==> run A <==
// fifo
module fifo#(parameter DEPTH = 16,
             parameter WIDTH = 16)(
  	input logic clk,
  	input logic rst,
  	input logic push_i,
    input logic [WIDTH-1:0] push_data_i,
  	input logic pop_i,
    output logic [WIDTH-1:0] pop_data_i,
    output logic fifo_full,
    output logic fifo_empty);
clock: 3.62 ns
lec_check: 0
cap_margin: 20
cell_pad_in_sites_global_placement: 1
core_margin: 2
core_utilization: 42
gpl_routability_driven: 0
gpl_timing_driven: 0
hold_slack_margin: 0.16
min_routing_layer: met2
place_density_lb_addon: 0.21
slew_margin: 20
run.sh (not shown) runs the stock make flow with config.mk's settings and CLKGATE_MAP_FILE=.
==> run R: changes against run A <==
- CELL_PAD_IN_SITES_GLOBAL_PLACEMENT: 1 -> 0
- CORE_UTILIZATION: 42 -> 72
- GPL_TIMING_DRIVEN: 0 -> 1
- MIN_ROUTING_LAYER: met2 -> met1
- PLACE_DENSITY_LB_ADDON: 0.21 -> 0.27
==> flow/constraint.sdc (replaced) <==
create_clock -name core_clock -period 2.99 [get_ports {clk}]
set_input_delay 0.5980 -clock core_clock [delete_from_list [all_inputs] [get_ports {clk}]]
set_output_delay 0.5980 -clock core_clock [all_outputs]
set_load 0.01 [all_outputs]
==> results <==
Clock skew is about the same in run A and run R.
Between run R and run A, the lower worst hold slack is in run A (gap 11 ps).
Against run R, the total power of run A is lower by 9.5%.
Via count: run A is higher than run R (31%).
Register-to-register slack: run R is worse than run A (540 ps).
Between run R and run A, the lower final cell count is in run R (gap about 17%, measured against run A).
Die area: run R is smaller than run A (41%).
In sequential cell count, run R and run A do not differ.
Synthesized cell count is the same in run A and run R.
==> figures <==
| item | run R | run A |
|---|---|---|
| Worst Tran Pin Value | 680.2 ps | 1011 ps |
| Post-route cell area | 15,630 sq um | 16,290 sq um |
| Number of detailed-route iterations in the first pass | 7 | 5 |
| Wire length of the first global-routing pass | 46,930 microns | 51,420 microns |
| Total inserted antenna cells | 2 | 1 |
| Cells on worst reg2reg path | 7 | 5 |
| Sw Ratio | 0.2227 | 0.2309 |
| Required time at the endpoint of the critical path | 3270 ps | 2900 ps |
| Run status | complete, no violations | complete, no violations |
| Slew headroom | 0.5466 | 0.3260 |
| Post-layout period usage | 0.9490 | 0.9437 |
| Worst setup path startpoint | wr_ptr[1] | rd_ptr[0] |
| Ratio of total power to cell area | 563.2 nW/um^2 | 488.9 nW/um^2 |
| Crit Path Max Fanout | 16 | 10 |
| Count of clock-net buffers in the final layout | 37 | 46 |
| ClkCell Share | 0.05380 | 0.06483 |
| Non-Filler Instances | 1,119 | 1,346 |
| End of the worst hold path | rd_ptr[4] | wr_ptr[0] |
| Non-clk bufs | 72 | 115 |
| Master of the slowest instance on the critical path | dfxtp_1 | clkdlybuf4s50_1 |

* * *

==> run a <==
==> flow/design.v <==
module fifo#(parameter DEPTH = 16,
             parameter WIDTH = 16)(
  	input logic clk,
  	input logic rst,
  	input logic push_i,
    input logic [WIDTH-1:0] push_data_i,
  	input logic pop_i,
    output logic [WIDTH-1:0] pop_data_i,
    output logic fifo_full,
    output logic fifo_empty);
  localparam addr_bits = $clog2(DEPTH);
  localparam PUSH_ONLY = 2'b10;
  localparam POP_ONLY = 2'b01;
  localparam PUSH_AND_POP = 2'b11;
  logic [DEPTH-1:0][WIDTH-1:0] mem_queue;
  logic [addr_bits:0] rd_ptr, wr_ptr, nxt_rd_ptr, nxt_wr_ptr;
  logic [addr_bits:0] max_index_ptr, min_index_ptr;
  assign max_index_ptr = {1'b1,{addr_bits{1'b0}}};
  assign min_index_ptr = {addr_bits+1{1'b0}};
  assign fifo_full = (rd_ptr[addr_bits] != wr_ptr[addr_bits] ) && (rd_ptr[addr_bits-1:0] == wr_ptr[addr_bits-1:0] );
  assign fifo_empty = (rd_ptr == wr_ptr);
  assign nxt_rd_ptr = rd_ptr + {{addr_bits{1'b0}},1'b1};
  assign nxt_wr_ptr = wr_ptr + {{addr_bits{1'b0}},1'b1};
  always@(posedge clk) begin
    if (rst) begin
      rd_ptr <= {addr_bits+1{1'b0}};
      wr_ptr <= {addr_bits+1{1'b0}};
    end
    else begin
      case({push_i,pop_i})
        PUSH_ONLY: begin
          mem_queue[wr_ptr[addr_bits-1:0]] <= push_data_i;          
		  wr_ptr <= nxt_wr_ptr;
        end
        POP_ONLY: begin 
          pop_data_i <= mem_queue[rd_ptr[addr_bits-1:0]];
          rd_ptr <= nxt_rd_ptr;
        end
        PUSH_AND_POP: begin
          mem_queue[wr_ptr[addr_bits-1:0]] <= push_data_i;
          pop_data_i <= mem_queue[rd_ptr[addr_bits-1:0]];
          wr_ptr <= nxt_wr_ptr;
          rd_ptr <= nxt_rd_ptr;
        end
      endcase
    end
  end
endmodule
==> flow/run.sh <==
#!/bin/bash
# the make line also repeats each setting of config.mk as NAME=value (left out here)
make -C /OpenROAD-flow-scripts/flow DESIGN_CONFIG=/design/flow/config.mk WORK_HOME=/design/flow/orfs CLKGATE_MAP_FILE= finish
==> flow/config.mk <==
export PLATFORM = sky130hd
export DESIGN_NAME = fifo
export DESIGN_NICKNAME = fifo
export VERILOG_FILES = /design/flow/design.v
export SDC_FILE = /design/flow/constraint.sdc
export NUM_CORES = 4
export LEC_CHECK = 0
export ABC_AREA = 1
export CAP_MARGIN = 25
export CELL_PAD_IN_SITES_DETAIL_PLACEMENT = 2
export CELL_PAD_IN_SITES_GLOBAL_PLACEMENT = 1
export CORE_MARGIN = 5
export CORE_UTILIZATION = 40
export CTS_CLUSTER_SIZE = 14
export HOLD_SLACK_MARGIN = 0.2
export MAX_ROUTING_LAYER = met4
export MIN_ROUTING_LAYER = met1
export SLEW_MARGIN = 25
export TNS_END_PERCENT = 30
==> flow/constraint.sdc <==
create_clock -name core_clock -period 5.0 [get_ports {clk}]
set_input_delay 1.0000 -clock core_clock [delete_from_list [all_inputs] [get_ports {clk}]]
set_output_delay 1.0000 -clock core_clock [all_outputs]
set_load 0.01 [all_outputs]
==> run b (differences from run a) <==
==> flow/config.mk (replaced) <==
export PLATFORM = sky130hd
export DESIGN_NAME = fifo
export DESIGN_NICKNAME = fifo
export VERILOG_FILES = /design/flow/design.v
export SDC_FILE = /design/flow/constraint.sdc
export NUM_CORES = 4
export LEC_CHECK = 0
export CAP_MARGIN = 20
export CORE_MARGIN = 2
export CORE_UTILIZATION = 72
export CTS_CLUSTER_SIZE = 30
export PLACE_DENSITY_LB_ADDON = 0.12
export SETUP_SLACK_MARGIN = 0.55
export SLEW_MARGIN = 40
==> flow/constraint.sdc (replaced) <==
create_clock -name core_clock -period 1.94 [get_ports {clk}]
set_input_delay 0.3880 -clock core_clock [delete_from_list [all_inputs] [get_ports {clk}]]
set_output_delay 0.3880 -clock core_clock [all_outputs]
set_load 0.01 [all_outputs]
==> run c (differences from run a) <==
==> flow/config.mk (replaced) <==
export PLATFORM = sky130hd
export DESIGN_NAME = fifo
export DESIGN_NICKNAME = fifo
export VERILOG_FILES = /design/flow/design.v
export SDC_FILE = /design/flow/constraint.sdc
export NUM_CORES = 4
export LEC_CHECK = 0
export CAP_MARGIN = 20
export CORE_MARGIN = 2
export CORE_UTILIZATION = 62
export CTS_CLUSTER_DIAMETER = 292
export PLACE_DENSITY = 0.36
export SLEW_MARGIN = 20
==> flow/constraint.sdc (replaced) <==
create_clock -name core_clock -period 3.51 [get_ports {clk}]
set_input_delay 0.7020 -clock core_clock [delete_from_list [all_inputs] [get_ports {clk}]]
set_output_delay 0.7020 -clock core_clock [all_outputs]
set_load 0.01 [all_outputs]
==> run d (differences from run a) <==
==> flow/config.mk (replaced) <==
export PLATFORM = sky130hd
export DESIGN_NAME = fifo
export DESIGN_NICKNAME = fifo
export VERILOG_FILES = /design/flow/design.v
export SDC_FILE = /design/flow/constraint.sdc
export NUM_CORES = 4
export LEC_CHECK = 0
export ABC_AREA = 0
export CAP_MARGIN = 20
export CORE_ASPECT_RATIO = 1.91
export CORE_MARGIN = 2
export CORE_UTILIZATION = 18
export GPL_ROUTABILITY_DRIVEN = 1
export GPL_TIMING_DRIVEN = 1
export PLACE_DENSITY_LB_ADDON = 0.03
export SETUP_SLACK_MARGIN = 0.86
export SLEW_MARGIN = 35
==> flow/constraint.sdc (replaced) <==
create_clock -name core_clock -period 4.1 [get_ports {clk}]
set_input_delay 0.8200 -clock core_clock [delete_from_list [all_inputs] [get_ports {clk}]]
set_output_delay 0.8200 -clock core_clock [all_outputs]
set_load 0.01 [all_outputs]
==> summary of the runs <==
- Run a finished with timing, DRC and antenna clean. Run b finished but fails on negative setup slack. Run c ran to the end with no violations. Run d finished with timing, DRC and antenna clean.
- In run b the sequential power is larger than in run c, by 82%.
- Core utilization: run b > run c > run a > run d.
- Between run b and run c, the lower power is in run c (gap about 90%, measured against run c).
- Hold slack: run a < run d < run c < run b.
- In run b the register-to-register slack is worse than in run a, by 1800 ps.
- Setup slack: run a > run d > run c > run b.
- Final cell count, highest first: run a, run d, run b, run c.
- Clock power: run a < run d < run c < run b.
- In flip-flop count, run c and run b do not differ.
- Against run a, the final area of run b is larger by 4.7%.

* * *

==> inputs of willow <==
Starts from the design.v that is shown in full above.
clock: 1.93 ns
lec_check: 0
cap_margin: 20
cell_pad_in_sites_global_placement: 0
core_margin: 2
core_utilization: 72
cts_cluster_size: 35
gpl_routability_driven: 0
gpl_timing_driven: 1
hold_slack_margin: 0.29
min_routing_layer: met1
place_density: 0.39
slew_margin: 40
==> sierra (differences from willow) <==
- CELL_PAD_IN_SITES_GLOBAL_PLACEMENT: 0 -> default
- CTS_CLUSTER_SIZE: 35 -> 30
- GPL_ROUTABILITY_DRIVEN: 0 -> default
- GPL_TIMING_DRIVEN: 1 -> default
- HOLD_SLACK_MARGIN: 0.29 -> default
- MIN_ROUTING_LAYER: met1 -> default
- PLACE_DENSITY: 0.39 -> 0.41
- SLEW_MARGIN: 40 -> 20
==> flow/constraint.sdc (replaced) <==
create_clock -name core_clock -period 2.19 [get_ports {clk}]
set_input_delay 0.4380 -clock core_clock [delete_from_list [all_inputs] [get_ports {clk}]]
set_output_delay 0.4380 -clock core_clock [all_outputs]
set_load 0.01 [all_outputs]
==> impl_metrics.env <==
# implementation run metrics
export IMPL_reg2reg_to="mem_queue[158]"
export IMPL_violations="negative setup slack"
export IMPL_crit_path_end="mem_queue[158]"
export IMPL_status="complete, but fails checks"
export IMPL_drt_iter0_markers=1329
export IMPL_met3_usage_pct=10.1
export IMPL_finalSetupViolCount=265
export IMPL_p_clk_share_pct=37.6
export IMPL_relSlewSlack_pct=34.1
export IMPL_fin_ws_ns=-0.513
[end of results for willow]
==> impl_metrics.env <==
# implementation run metrics
export IMPL_drt_iter0_markers=765
export IMPL_relSlewSlack_pct=22.8
export IMPL_crit_path_end="mem_queue[97]"
export IMPL_flop_count=282
export IMPL_finalSetupViolCount=15
export IMPL_violations="negative setup slack"
export IMPL_fin_ws_ns=-0.0211
export IMPL_reg2reg_to="mem_queue[97]"
export IMPL_met3_usage_pct=5.63
export IMPL_status="complete, but fails checks"
export IMPL_grtUsageMet2_pct=54.0
[end of results for sierra]
Power figures rest on the tool's default switching activity, not on a simulated workload.
